==> flow/design.v (excerpt) <==
    module chip8_cpu (
        input wire clk,
        input wire reset,
        input wire [7:0] mem_data_in,
        input wire [15:0] key_pressed,
        output reg mem_read,
        output reg [11:0] mem_addr_out,
        output reg [7:0] mem_data_out,
        output reg mem_write
    );
export LEC_CHECK = 0
export ABC_AREA = 1
export CAP_MARGIN = 20
export CELL_PAD_IN_SITES_DETAIL_PLACEMENT = 0
export CORE_ASPECT_RATIO = 0.62
export CORE_MARGIN = 2
export CORE_UTILIZATION = 72
export GPL_ROUTABILITY_DRIVEN = 1
export GPL_TIMING_DRIVEN = 1
export MAX_ROUTING_LAYER = met4
export MIN_ROUTING_LAYER = met2
export PLACE_DENSITY = 0.78
export SETUP_SLACK_MARGIN = -0.14
export SLEW_MARGIN = 20
export TNS_END_PERCENT = 65
create_clock -name core_clock -period 4.7 [get_ports {clk}]
run.sh (not shown) runs the stock make flow with config.mk's settings and CLKGATE_MAP_FILE=.
The starting point stopped in global routing on GRT-0116.
Change:
- ABC_AREA: 1 -> not set
- CELL_PAD_IN_SITES_DETAIL_PLACEMENT: 0 -> not set
- CORE_ASPECT_RATIO: 0.62 -> not set
- CORE_UTILIZATION: 72 -> 15
- GPL_ROUTABILITY_DRIVEN: 1 -> not set
- GPL_TIMING_DRIVEN: 1 -> not set
- MAX_ROUTING_LAYER: met4 -> not set
- MIN_ROUTING_LAYER: met2 -> not set
- PLACE_DENSITY: 0.78 -> not set
- SETUP_SLACK_MARGIN: -0.14 -> not set
- TNS_END_PERCENT: 65 -> not set
- clock period: 4.7 -> 11.7 ns (I/O delays scaled with it)
Outcome: The changed run produced a clean layout. Die area goes up to 4.8 times its value. Synthesized area goes up by 2.8%. Synthesized cell count goes down by 13%.


The RTL this note starts from:
==> flow/design.v <==
    `timescale 1ns / 1ps
    module chip8_cpu (
        input wire clk,
        input wire reset,
        input wire [7:0] mem_data_in,
        input wire [15:0] key_pressed,
        output reg mem_read,
        output reg [11:0] mem_addr_out,
        output reg [7:0] mem_data_out,
        output reg mem_write
    );
        reg [11:0]    pc;
        reg [11:0]    I;
        reg [7:0]     V[0:15];
        reg [15:0]    opcode;
        reg [3:0]     state;
        reg [3:0]     pc_data;
        reg [11:0]    stack[0:15];
        reg [7:0]     opcode_fh;
        reg [7:0]     opcode_sh;
        reg [7:0]     delay_timer,sound_timer; 
        reg [20:0]    one_hz;
        reg [3:0]     i;
        reg [15:0]    lfsr;       
        reg [1:0]     bcd_step;   
        wire [7:0]    vx = V[opcode[11:8]];
        wire [7:0]    vy = V[opcode[7:4]];
        wire [8:0]    add_xy = {1'b0, vx} + {1'b0, vy};
        wire [7:0]    bcd_h = vx / 8'd100;
        wire [7:0]    bcd_t = (vx / 8'd10) % 8'd10;
        wire [7:0]    bcd_o = vx % 8'd10;
        reg  [3:0]    key_idx;
        integer       k;
        always @(*) begin
            key_idx = 4'd0;
            for (k = 15; k >= 0; k = k - 1)
                if (key_pressed[k]) key_idx = k[3:0];
        end
        localparam FETCH1 = 0;
        localparam FETCH1_WAIT = 1;
        localparam FETCH2 = 2;
        localparam FETCH2_WAIT = 3;
        localparam LASTFETCH = 4;
        localparam EXECUTE = 5;
        localparam LASTFETCH_WAIT = 6;
        localparam STORE = 7;
        localparam RETRIEVE = 8;
        localparam RETRIEVE_WAIT = 9;
        localparam RETRIEVE_WAIT2 = 10;
        localparam BCD = 11;
        localparam KEYWAIT = 12;
        always @(posedge clk or posedge reset) begin
            if(reset) begin
                pc <= 12'h200;
                state <= FETCH1;
                opcode <= 0;
                I <= 12'd0;
                opcode_fh <= 0;
                opcode_sh <= 0;
                mem_read <= 0;
                mem_write <= 0;
                delay_timer <= 0;
                pc_data <= 0;
                one_hz <= 0;
                sound_timer <= 0;
                lfsr <= 16'hACE1;
                bcd_step <= 0;
            end else begin
                if (one_hz == 833333) begin  
                    one_hz <= 0;
                    if (delay_timer > 0)
                        delay_timer <= delay_timer - 1;
                    if (sound_timer > 0)
                        sound_timer <= sound_timer - 1;
                end else begin
                    one_hz <= one_hz + 1;
                end
                mem_read <= 0;
                mem_write <= 0;
            case(state)
                FETCH1: begin
                    mem_addr_out <= pc;
                    mem_read <= 1;
                    state <= FETCH1_WAIT;
                end
                FETCH1_WAIT: begin
                    state <= FETCH2;
                end
                FETCH2: begin
                    opcode_fh <= mem_data_in;
                    mem_addr_out <= pc + 1;
                    mem_read <= 1;
                    state <= FETCH2_WAIT;
                end
                FETCH2_WAIT: begin
                    state <= LASTFETCH;
                end
                LASTFETCH: begin
                    opcode_sh <= mem_data_in;
                    state <= LASTFETCH_WAIT;
                end 
                LASTFETCH_WAIT: begin
                    opcode <= {opcode_fh, opcode_sh};
                    state <= EXECUTE;
                end
                EXECUTE: begin
                    pc <= pc + 2;
                    state <= FETCH1;
                    case(opcode[15:12])                     
                        4'h6: begin
                            V[opcode[11:8]] <= opcode[7:0];
                        end
                        4'h7: begin
                            V[opcode[11:8]] <= V[opcode[11:8]] + opcode[7:0];
                        end
                        4'h1: begin
                            pc <= opcode[11:0];
                        end 
                        4'h2: begin
                            stack[pc_data] <= pc + 2;
                            pc <= opcode[11:0];
                            pc_data <= pc_data + 1;
                        end
                        4'h9: begin
                            if (vx != vy)
                                pc <= pc + 4;
                        end
                        4'h5: begin
                            if (vx == vy)
                                pc <= pc + 4;
                        end
                        4'h3: begin
                            if (vx == opcode[7:0])
                                pc <= pc + 4;
                        end
                        4'h4: begin
                            if (vx != opcode[7:0])
                                pc <= pc + 4;
                        end
                        4'h8: begin
                            case(opcode[3:0])
                                4'h0: V[opcode[11:8]] <= vy;
                                4'h1: V[opcode[11:8]] <= vx | vy;
                                4'h2: V[opcode[11:8]] <= vx & vy;
                                4'h3: V[opcode[11:8]] <= vx ^ vy;
                                4'h4: begin
                                    V[opcode[11:8]] <= add_xy[7:0];
                                    V[15] <= {7'd0, add_xy[8]};
                                end
                                4'h5: begin
                                    V[opcode[11:8]] <= vx - vy;
                                    V[15] <= {7'd0, vx >= vy};
                                end
                                4'h6: begin
                                    V[opcode[11:8]] <= vx >> 1;
                                    V[15] <= {7'd0, vx[0]};
                                end 
                                4'h7: begin
                                    V[opcode[11:8]] <= vy - vx;
                                    V[15] <= {7'd0, vy >= vx};
                                end
                                4'hE: begin
                                    V[opcode[11:8]] <= vx << 1;
                                    V[15] <= {7'd0, vx[7]};
                                end
                                default: ;
                            endcase
                        end
                        4'hA: begin 
                            I <= opcode[11:0];
                        end
                        4'hB: begin
                            pc <= opcode[11:0] + {4'd0, V[0]};
                        end
                        4'hC: begin
                            V[opcode[11:8]] <= opcode[7:0] & lfsr[7:0];
                            lfsr <= {lfsr[14:0], lfsr[15] ^ lfsr[13] ^ lfsr[12] ^ lfsr[10]};
                        end
                        4'hE: begin
                            case(opcode[7:0])
                                8'h9E: begin
                                    if (key_pressed[vx[3:0]])
                                        pc <= pc + 4;
                                end
                                8'hA1: begin
                                    if (key_pressed[vx[3:0]] != 1)
                                        pc <= pc + 4;
                                end
                                default: ;
                            endcase        
                        end    
                        4'hF: begin
                            case(opcode[7:0])
                                8'h07: begin
                                    V[opcode[11:8]] <= delay_timer;
                                end
                                8'h0A: begin
                                    pc <= pc;
                                    state <= KEYWAIT;
                                end
                                8'h15: begin
                                    delay_timer <= V[opcode[11:8]];
                                end
                                8'h18: begin
                                    sound_timer <= V[opcode[11:8]];
                                end
                                8'h1E: begin
                                    I <= I + V[opcode[11:8]];
                                end
                                8'h29: begin
                                    I <= {8'd0, vx[3:0]} * 12'd5;
                                end
                                8'h33: begin
                                    pc <= pc;
                                    bcd_step <= 0;
                                    state <= BCD;
                                end
                                8'h55: begin
                                    pc <= pc;
                                    i <= 0;
                                    state <= STORE;
                                end
                                8'h65: begin
                                    pc <= pc;
                                    i <= 0;
                                    state <= RETRIEVE;
                                end 
                                default: ;
                            endcase
                        end
                        4'hD: begin    
                        end
                        4'h0: begin
                            if (opcode[11:0] == 12'h0EE) begin
                                pc <= stack[pc_data - 1];
                                pc_data <= pc_data - 1;
                            end
                        end
                        default: ;
                    endcase 
                end
                STORE: begin 
                    mem_addr_out <= I + i;
                    mem_data_out <= V[i];
                    mem_write <= 1;
                    if (i == opcode[11:8]) begin
                        pc <= pc + 2;
                        state <= FETCH1;
                    end else begin
                        i <= i+1;
                        state <= STORE;
                    end
                end
                RETRIEVE: begin
                    mem_addr_out <= I + i;
                    mem_read <= 1;
                    state <= RETRIEVE_WAIT;
                end
                RETRIEVE_WAIT: begin
                    state <= RETRIEVE_WAIT2;
                end
                RETRIEVE_WAIT2: begin
                  V[i] <= mem_data_in;
                  if (i == opcode[11:8]) begin
                      pc <= pc + 2;
                      state <= FETCH1;
                  end else begin
                      i <= i + 1;
                      state <= RETRIEVE;
                  end
                end
                BCD: begin
                    mem_addr_out <= I + bcd_step;
                    mem_data_out <= (bcd_step == 0) ? bcd_h : (bcd_step == 1) ? bcd_t : bcd_o;
                    mem_write <= 1;
                    if (bcd_step == 2) begin
                        pc <= pc + 2;
                        state <= FETCH1;
                    end else begin
                        bcd_step <= bcd_step + 1;
                    end
                end
                KEYWAIT: begin
                    if (key_pressed != 16'd0) begin
                        V[opcode[11:8]] <= {4'd0, key_idx};
                        pc <= pc + 2;
                        state <= FETCH1;
                    end
                end
                default: state <= FETCH1;
            endcase
          end
        end
    endmodule
Settings: LEC_CHECK=0, CAP_MARGIN=20, CORE_MARGIN=2, CORE_UTILIZATION=65, SLEW_MARGIN=20; clock period 6.49 ns.
The starting point finished with setup timing left.
Edit:
- ABC_AREA: default -> 1
- CELL_PAD_IN_SITES_DETAIL_PLACEMENT: default -> 0
- CORE_ASPECT_RATIO: default -> 1.08
- CORE_UTILIZATION: 65 -> 68
- GPL_ROUTABILITY_DRIVEN: default -> 1
- GPL_TIMING_DRIVEN: default -> 1
- MAX_ROUTING_LAYER: default -> met4
- MIN_ROUTING_LAYER: default -> met1
- SETUP_SLACK_MARGIN: default -> 1.05
- clock period: 6.49 -> 7.23 ns (I/O delays scaled with it)
Outcome: The new run finished but fails on setup timing; first-iteration DRC count went up by 6.9%; area after synthesis went down by about 2.7%; die size went down by 6.9%; non-clock buffer count went down by 64; utilization went up by 5.0 points; clock-buffer cell count went up by 3.
Edit:
- ABC_AREA: 1 -> default
- CELL_PAD_IN_SITES_DETAIL_PLACEMENT: 0 -> default
- CORE_ASPECT_RATIO: 1.08 -> default
- CORE_UTILIZATION: 68 -> 72
- CTS_CLUSTER_SIZE: default -> 25
- GPL_ROUTABILITY_DRIVEN: 1 -> default
- GPL_TIMING_DRIVEN: 1 -> default
- MAX_ROUTING_LAYER: met4 -> default
- MIN_ROUTING_LAYER: met1 -> default
- PLACE_DENSITY: default -> 0.65
- SETUP_SLACK_MARGIN: 1.05 -> default
- clock period: 7.23 -> 9.79 ns (I/O delays scaled with it)
=>
- The new run finished but fails on setup timing
- global-route usage climbs by 0.64 points
- wire length increases by 1.3%
- power came out lower by 40%
- core utilization went up by 0.89 points
- critical path depth goes down by 12


Setup of build 14:
Starts from the design.v that is shown in full above.
export LEC_CHECK = 0
export CAP_MARGIN = 20
export CORE_MARGIN = 2
export CORE_UTILIZATION = 65
export CTS_CLUSTER_DIAMETER = 30
export CTS_CLUSTER_SIZE = 24
export SETUP_SLACK_MARGIN = 1.69
export SLEW_MARGIN = 20
create_clock -name core_clock -period 6.49 [get_ports {clk}]
Build 14 failed in 5_1_grt with GRT-0232.
Edits applied to the flow inputs when going from build 14 to build 27:
Settings: clearing CTS_CLUSTER_DIAMETER, which used to be 30; swapping 24 for 92 in CTS_CLUSTER_SIZE; swapping 65 for 57 in CORE_UTILIZATION; clearing SETUP_SLACK_MARGIN, which used to be 1.69; swapping 6.49 for 6.76 in the clock period (ns, I/O delays scaled along).
### Flow results
The layout from build 27, despite a flow that completed every stage, fails the layout checks, with the failing checks listed as setup timing.
The count of unique library cells instantiated by Yosys of build 14 and that of build 27 are within noise of each other.
Comparing build 14 with build 27, the portion of the post-synthesis area used by sequential elements came out essentially unchanged.
The post-DP HPWL of build 27 falls short of that of build 14 by about 0.56%.
From build 14 to build 27 the numbers moved as follows: post-synthesis instance area was more or less identical, total die area went up by 14%, clock buffer count from CTS went down by about 40%.
[inputs] build 80 vs build 27
Settings: changing CTS_CLUSTER_SIZE from 92 to 100; setting PLACE_DENSITY to 0.36 for the first time; setting SETUP_SLACK_MARGIN to 1.9 for the first time; changing CORE_UTILIZATION from 57 to 72; setting CTS_CLUSTER_DIAMETER to 396 for the first time; setting ABC_AREA to 1 for the first time; setting TNS_END_PERCENT to 10 for the first time; changing the clock period (ns, I/O delays scaled along) from 6.76 to 6.55.
==> comparison <==
Between build 27 and build 80, the flow reports overall die width decreasing by more than 10%. Build 80: it failed with a tool error in 5_1_grt, so there are no final results. Number of setup buffers added after CTS: build 80 > build 27. Re total cells reported by yosys after synthesis: build 27 was lower than build 80. Between build 27 and build 80, total number of H-tree levels decreased. Starting density of the core: build 80 higher than build 27. In the reports for build 27 and build 80, the larger die area belongs to build 27. Status: number of buffers between clock root and the deepest sink parity (build 80, build 27).
Setup changes, build 80 to build 13
Settings: SETUP_SLACK_MARGIN removed (was 1.9); PLACE_DENSITY removed (was 0.36); TNS_END_PERCENT removed (was 10); CTS_CLUSTER_SIZE removed (was 100); ABC_AREA removed (was 1); CTS_CLUSTER_DIAMETER removed (was 396); CORE_UTILIZATION changed from 72 to 40; the clock period (ns, I/O delays scaled along) changed from 6.55 to 12.0.
==> comparison <==
Having completed the whole flow, build 13 delivered a layout that passed the timing, DRC and antenna checks. A prevailing logic family in the synthesized netlist of AND-OR/OR-AND gates is what build 13 shows, while simple AND/OR/NAND/NOR gates belongs to build 80. Taking build 80 as the reference, in build 13 area of the synthesized netlist per yosys stat has increased, pre-CTS setup slack rose 1.88 ns, area share of and-or/or-and cells after synthesis picked up an extra 5.2 points.
Power is estimated from default activity; no workload was simulated.
